==> inputs of 02-21 <==
Design fc_head, start of the top module:
module fc_head #(
    parameter DATA_WIDTH = 16,
    parameter NUM_INPUTS = 1024,
    parameter NUM_OUTPUTS = 4
)(
    input clk,
    input rst,
    input [DATA_WIDTH-1:0] myinput,
    input [DATA_WIDTH*NUM_OUTPUTS-1:0] myweights,
    input myinputValid,
    output [DATA_WIDTH*NUM_OUTPUTS-1:0] softmax_out,
    output softmax_valid,
    output [7:0] led_control,
    output [DATA_WIDTH*NUM_OUTPUTS-1:0] logits
);
==> flow/config.mk <==
export PLATFORM = sky130hd
export DESIGN_NAME = fc_head
export DESIGN_NICKNAME = fc_head
export VERILOG_FILES = /design/flow/design.v
export SDC_FILE = /design/flow/constraint.sdc
export NUM_CORES = 4
export LEC_CHECK = 0
export CAP_MARGIN = 20
export CORE_MARGIN = 2
export CORE_UTILIZATION = 70
export CTS_CLUSTER_SIZE = 32
export SETUP_SLACK_MARGIN = 1.77
export SLEW_MARGIN = 20
==> flow/constraint.sdc <==
create_clock -name core_clock -period 6.56 [get_ports {clk}]
set_input_delay 1.3120 -clock core_clock [delete_from_list [all_inputs] [get_ports {clk}]]
set_output_delay 1.3120 -clock core_clock [all_outputs]
set_load 0.01 [all_outputs]
run.sh (not shown) runs the stock make flow with config.mk's settings and CLKGATE_MAP_FILE=.
==> inputs of 10-22, as changes to 02-21 <==
Settings changed: CTS_CLUSTER_SIZE 32 to 37, HOLD_SLACK_MARGIN set to -0.1, MAX_ROUTING_LAYER set to met4, PLACE_DENSITY set to 0.62, SETUP_SLACK_MARGIN 1.77 to -0.32, SLEW_MARGIN 20 to 35.
==> flow/constraint.sdc (replaced) <==
create_clock -name core_clock -period 4.96 [get_ports {clk}]
set_input_delay 0.9920 -clock core_clock [delete_from_list [all_inputs] [get_ports {clk}]]
set_output_delay 0.9920 -clock core_clock [all_outputs]
set_load 0.01 [all_outputs]
==> summary of the runs <==
02-21 reached the layout checks and failed them: setup timing. 10-22 did not get past global routing (5_1_grt). Synthesized cell count is the same in 10-22 and 02-21. Die size is the same in 10-22 and 02-21. Synthesized area is the same in 10-22 and 02-21.

==> inputs of build 29 <==
==> flow/design.v <==
`timescale 1ns / 1ps
module neuron #(
    parameter DATA_WIDTH = 16,
    parameter signed [DATA_WIDTH-1:0] BIAS = 0    
)(
    input clk,
    input rst,
    input [DATA_WIDTH-1:0] data_in,       
    input [DATA_WIDTH-1:0] weight_in,     
    input data_in_valid,
    input data_in_last,                   
    output reg [DATA_WIDTH-1:0] neuron_out,
    output reg neuron_out_valid
);
    localparam SW = 2*DATA_WIDTH;
    function [SW-1:0] sat_add;
        input [SW-1:0] a;
        input [SW-1:0] b;
        reg [SW-1:0] s;
        begin
            s = a + b;
            if (!a[SW-1] && !b[SW-1] && s[SW-1])
                sat_add = {1'b0, {(SW-1){1'b1}}};
            else if (a[SW-1] && b[SW-1] && !s[SW-1])
                sat_add = {1'b1, {(SW-1){1'b0}}};
            else
                sat_add = s;
        end
    endfunction
    reg [SW-1:0] mul;
    reg mul_valid, mul_last;
    reg [SW-1:0] sum;
    reg [SW-1:0] total;
    reg total_valid;
    wire [SW-1:0] sum_next = sat_add(sum, mul);
    wire [SW-1:0] bias_q = {{2{BIAS[DATA_WIDTH-1]}}, BIAS, {(DATA_WIDTH-2){1'b0}}};
    wire [SW-1:0] biased = sat_add(total, bias_q);
    always @(posedge clk) begin
        mul <= $signed(data_in) * $signed(weight_in);
        if (rst) begin
            mul_valid <= 0;
            mul_last <= 0;
            sum <= 0;
            total <= 0;
            total_valid <= 0;
            neuron_out <= 0;
            neuron_out_valid <= 0;
        end else begin
            mul_valid <= data_in_valid;
            mul_last <= data_in_valid && data_in_last;
            total_valid <= 0;
            if (mul_valid) begin
                if (mul_last) begin
                    sum <= 0;
                    total <= sum_next;
                    total_valid <= 1;
                end else begin
                    sum <= sum_next;
                end
            end
            neuron_out_valid <= total_valid;
            if (total_valid) begin
                if (biased[SW-1:SW-3] == 3'b000 || biased[SW-1:SW-3] == 3'b111)
                    neuron_out <= biased[SW-3:DATA_WIDTH-2];
                else if (biased[SW-1])
                    neuron_out <= {1'b1, {(DATA_WIDTH-1){1'b0}}};
                else
                    neuron_out <= {1'b0, {(DATA_WIDTH-1){1'b1}}};
            end
        end
    end
endmodule
`timescale 1ns / 1ps
module Softmax #(
    parameter dataWidth = 16,         
    parameter numInputs = 4          
)(
    input clk,
    input rst,
    input [dataWidth*numInputs-1:0] in,    
    input in_valid,                        
    output reg [dataWidth*numInputs-1:0] out,  
    output reg valid,                      
    output reg [7:0] led_control           
);
localparam STAGE_IDLE = 2'b00,
           STAGE_EXP = 2'b01,
           STAGE_SUM = 2'b10,
           STAGE_NORM = 2'b11;
reg [1:0] state;
reg [dataWidth-1:0] input_array [0:numInputs-1];
reg [dataWidth-1:0] exp_values [0:numInputs-1];  
reg [dataWidth+2-1:0] sum_exp;  
reg [dataWidth-1:0] softmax_output [0:numInputs-1];
reg [1:0] max_class;
reg [4:0] shift_amt;
function [dataWidth-1:0] exp_lut;
    input [3:0] idx;
    begin
        case (idx)
            4'd0:  exp_lut = 16'h0800;  
            4'd1:  exp_lut = 16'h09D0;  
            4'd2:  exp_lut = 16'h0C20;  
            4'd3:  exp_lut = 16'h0F80;  
            4'd4:  exp_lut = 16'h1480;  
            4'd5:  exp_lut = 16'h1C80;  
            4'd6:  exp_lut = 16'h2A00;  
            4'd7:  exp_lut = 16'h4000;  
            4'd8:  exp_lut = 16'h6800;  
            4'd9:  exp_lut = 16'hAC00;  
            4'd10: exp_lut = 16'h1280;  
            4'd11: exp_lut = 16'h1F80;  
            4'd12: exp_lut = 16'h2C00;  
            4'd13: exp_lut = 16'h4C00;  
            4'd14: exp_lut = 16'h8000;  
            default: exp_lut = 16'hD800;  
        endcase
    end
endfunction
function [dataWidth-1:0] exp_function;
    input [dataWidth-1:0] x;
    reg [3:0] lut_idx;
    begin
        lut_idx = x[15:12] + 4'd8;  
        exp_function = exp_lut(lut_idx);
    end
endfunction
function [4:0] get_shift_amount;
    input [dataWidth+2-1:0] sum;
    reg [4:0] shift;
    begin
        shift = 0;
        if (sum[17:14] == 4'b0000) shift = 4;  
        else if (sum[17:15] == 3'b001) shift = 3;  
        else if (sum[17:16] == 2'b01) shift = 2;  
        else if (sum[17] == 1'b1) shift = 1;  
        else shift = 0;  
        get_shift_amount = shift;
    end
endfunction
always @(posedge clk) begin
    if (rst) begin
        state <= STAGE_IDLE;
        out <= 0;
        valid <= 0;
        led_control <= 8'b0;
        sum_exp <= 0;
        for (integer i = 0; i < numInputs; i = i + 1) begin
            input_array[i] <= 0;
            exp_values[i] <= 0;
        end
    end else begin
        valid <= 0;
        case (state)
            STAGE_IDLE: begin
                if (in_valid) begin
                    input_array[0] <= in[15:0];
                    input_array[1] <= in[31:16];
                    input_array[2] <= in[47:32];
                    input_array[3] <= in[63:48];
                    state <= STAGE_EXP;
                end
            end
            STAGE_EXP: begin
                exp_values[0] <= exp_function(input_array[0]);
                exp_values[1] <= exp_function(input_array[1]);
                exp_values[2] <= exp_function(input_array[2]);
                exp_values[3] <= exp_function(input_array[3]);
                state <= STAGE_SUM;
            end
            STAGE_SUM: begin
                sum_exp <= exp_values[0] + exp_values[1] + exp_values[2] + exp_values[3];
                state <= STAGE_NORM;
            end
            STAGE_NORM: begin
                shift_amt = get_shift_amount(sum_exp);
                softmax_output[0] = exp_values[0] >> shift_amt;
                softmax_output[1] = exp_values[1] >> shift_amt;
                softmax_output[2] = exp_values[2] >> shift_amt;
                softmax_output[3] = exp_values[3] >> shift_amt;
                out <= {softmax_output[3], softmax_output[2], softmax_output[1], softmax_output[0]};
                max_class = 0;
                if (softmax_output[1] > softmax_output[max_class]) max_class = 1;
                if (softmax_output[2] > softmax_output[max_class]) max_class = 2;
                if (softmax_output[3] > softmax_output[max_class]) max_class = 3;
                case (max_class)
                    2'b00: led_control <= 8'b00000001;  
                    2'b01: led_control <= 8'b00000010;  
                    2'b10: led_control <= 8'b00000100;  
                    2'b11: led_control <= 8'b00001000;  
                    default: led_control <= 8'b00000000;
                endcase
                valid <= 1;
                state <= STAGE_IDLE;
            end
        endcase
    end
end
endmodule
`timescale 1ns / 1ps
module fc_head #(
    parameter DATA_WIDTH = 16,
    parameter NUM_INPUTS = 1024,
    parameter NUM_OUTPUTS = 4
)(
    input clk,
    input rst,
    input [DATA_WIDTH-1:0] myinput,
    input [DATA_WIDTH*NUM_OUTPUTS-1:0] myweights,
    input myinputValid,
    output [DATA_WIDTH*NUM_OUTPUTS-1:0] softmax_out,
    output softmax_valid,
    output [7:0] led_control,
    output [DATA_WIDTH*NUM_OUTPUTS-1:0] logits
);
    reg [$clog2(NUM_INPUTS)-1:0] input_count;
    reg [DATA_WIDTH-1:0] input_d;
    reg input_valid_d, input_last_d;
    reg [DATA_WIDTH*NUM_OUTPUTS-1:0] weights;
    always @(posedge clk) begin
        input_d <= myinput;
        weights <= myweights;
        if (rst) begin
            input_count <= 0;
            input_valid_d <= 0;
            input_last_d <= 0;
        end else begin
            input_valid_d <= myinputValid;
            input_last_d <= myinputValid && (input_count == NUM_INPUTS-1);
            if (myinputValid)
                input_count <= input_count + 1;
        end
    end
    wire [NUM_OUTPUTS-1:0] neuron_valid;
    localparam [DATA_WIDTH*NUM_OUTPUTS-1:0] BIASES = {16'h003C, 16'h0001, 16'hFFD1, 16'h0006};
    genvar i;
    generate
        for (i = 0; i < NUM_OUTPUTS; i = i + 1) begin : output_layer
            neuron #(
                .DATA_WIDTH(DATA_WIDTH),
                .BIAS(BIASES[(i+1)*DATA_WIDTH-1 -: DATA_WIDTH])
            ) neuron_output (
                .clk(clk),
                .rst(rst),
                .data_in(input_d),
                .weight_in(weights[(i+1)*DATA_WIDTH-1 -: DATA_WIDTH]),
                .data_in_valid(input_valid_d),
                .data_in_last(input_last_d),
                .neuron_out(logits[(i+1)*DATA_WIDTH-1 -: DATA_WIDTH]),
                .neuron_out_valid(neuron_valid[i])
            );
        end
    endgenerate
    Softmax #(
        .dataWidth(DATA_WIDTH),
        .numInputs(NUM_OUTPUTS)
    ) softmax_inst (
        .clk(clk),
        .rst(rst),
        .in(logits),
        .in_valid(neuron_valid[0]),
        .out(softmax_out),
        .valid(softmax_valid),
        .led_control(led_control)
    );
endmodule
==> flow/run.sh <==
#!/bin/bash
# the make line also repeats each setting of config.mk as NAME=value (left out here)
make -C /OpenROAD-flow-scripts/flow DESIGN_CONFIG=/design/flow/config.mk WORK_HOME=/design/flow/orfs CLKGATE_MAP_FILE= finish
==> flow/config.mk <==
export PLATFORM = sky130hd
export DESIGN_NAME = fc_head
export DESIGN_NICKNAME = fc_head
export VERILOG_FILES = /design/flow/design.v
export SDC_FILE = /design/flow/constraint.sdc
export NUM_CORES = 4
export LEC_CHECK = 0
export ABC_AREA = 1
export CAP_MARGIN = 5
export CORE_MARGIN = 2
export CORE_UTILIZATION = 72
export CTS_CLUSTER_DIAMETER = 363
export CTS_CLUSTER_SIZE = 15
export HOLD_SLACK_MARGIN = 0.3
export PLACE_DENSITY_LB_ADDON = 0.01
export SETUP_SLACK_MARGIN = 0.62
export SLEW_MARGIN = 20
==> flow/constraint.sdc <==
create_clock -name core_clock -period 2.17 [get_ports {clk}]
set_input_delay 0.4340 -clock core_clock [delete_from_list [all_inputs] [get_ports {clk}]]
set_output_delay 0.4340 -clock core_clock [all_outputs]
set_load 0.01 [all_outputs]
==> trial 57: changes against build 29 <==
ABC_AREA = unset   (was 1)
CAP_MARGIN = 20   (was 5)
CORE_UTILIZATION = 68   (was 72)
CTS_CLUSTER_DIAMETER = unset   (was 363)
CTS_CLUSTER_SIZE = 37   (was 15)
HOLD_SLACK_MARGIN = unset   (was 0.3)
MAX_ROUTING_LAYER = met4   (was unset)
PLACE_DENSITY_LB_ADDON = unset   (was 0.01)
SETUP_SLACK_MARGIN = -0.32   (was 0.62)
SLEW_MARGIN = 35   (was 20)
==> flow/constraint.sdc (replaced) <==
create_clock -name core_clock -period 4.96 [get_ports {clk}]
set_input_delay 0.9920 -clock core_clock [delete_from_list [all_inputs] [get_ports {clk}]]
set_output_delay 0.9920 -clock core_clock [all_outputs]
set_load 0.01 [all_outputs]
==> comparison <==
Trial 57 died in global routing (5_1_grt) on ODB-0269. Build 29 failed in clock tree synthesis (4_1_cts) on DPL-0033. In trial 57 the synthesized cell count is smaller than in build 29, by about 15%. Between trial 57 and build 29, the lower area after synthesis is in trial 57 (gap about 2.4%, measured against build 29). Between build 29 and trial 57, the lower die area is in build 29 (gap 3.2%, measured against trial 57).
==> figures <==
Area fraction in xor and xnor cells: build 29 2.52%; trial 57 3.62%
Netlist area before placement: build 29 72400 um2; trial 57 70700 um2
Die X-Extent: build 29 321 um; trial 57 326 um
Total placed instance area: build 29 89600 um2; trial 57 81200 um2
Cell with the most instances after synthesis: build 29 nand2_1; trial 57 inv_1
Status: build 29 stopped before the end; trial 57 stopped before the end
Failing step: build 29 clock tree synthesis (4_1_cts); trial 57 global routing (5_1_grt)
Setup slack after placement: build 29 -3.87 ns; trial 57 -1.96 ns
Core footprint: build 29 99900 um2; trial 57 103000 um2
Area figure in the yosys stat output: build 29 72400 um2; trial 57 70700 um2
Sum of net half-perimeters after detailed placement: build 29 210000 um; trial 57 157000 um
Final Wtd Congestion: build 29 1.05; trial 57 0.984
Num rows: build 29 116; trial 57 118
Number of distinct standard cells referenced by the synthesized netlist: build 29 57; trial 57 89
Effective utilization at floorplan: build 29 72.5%; trial 57 68.4%
Chip area: build 29 103000 um2; trial 57 106000 um2
Fraction of the yosys area taken by sequential cells: build 29 17.3%; trial 57 17.7%
Cells after synthesis: build 29 9497; trial 57 8052
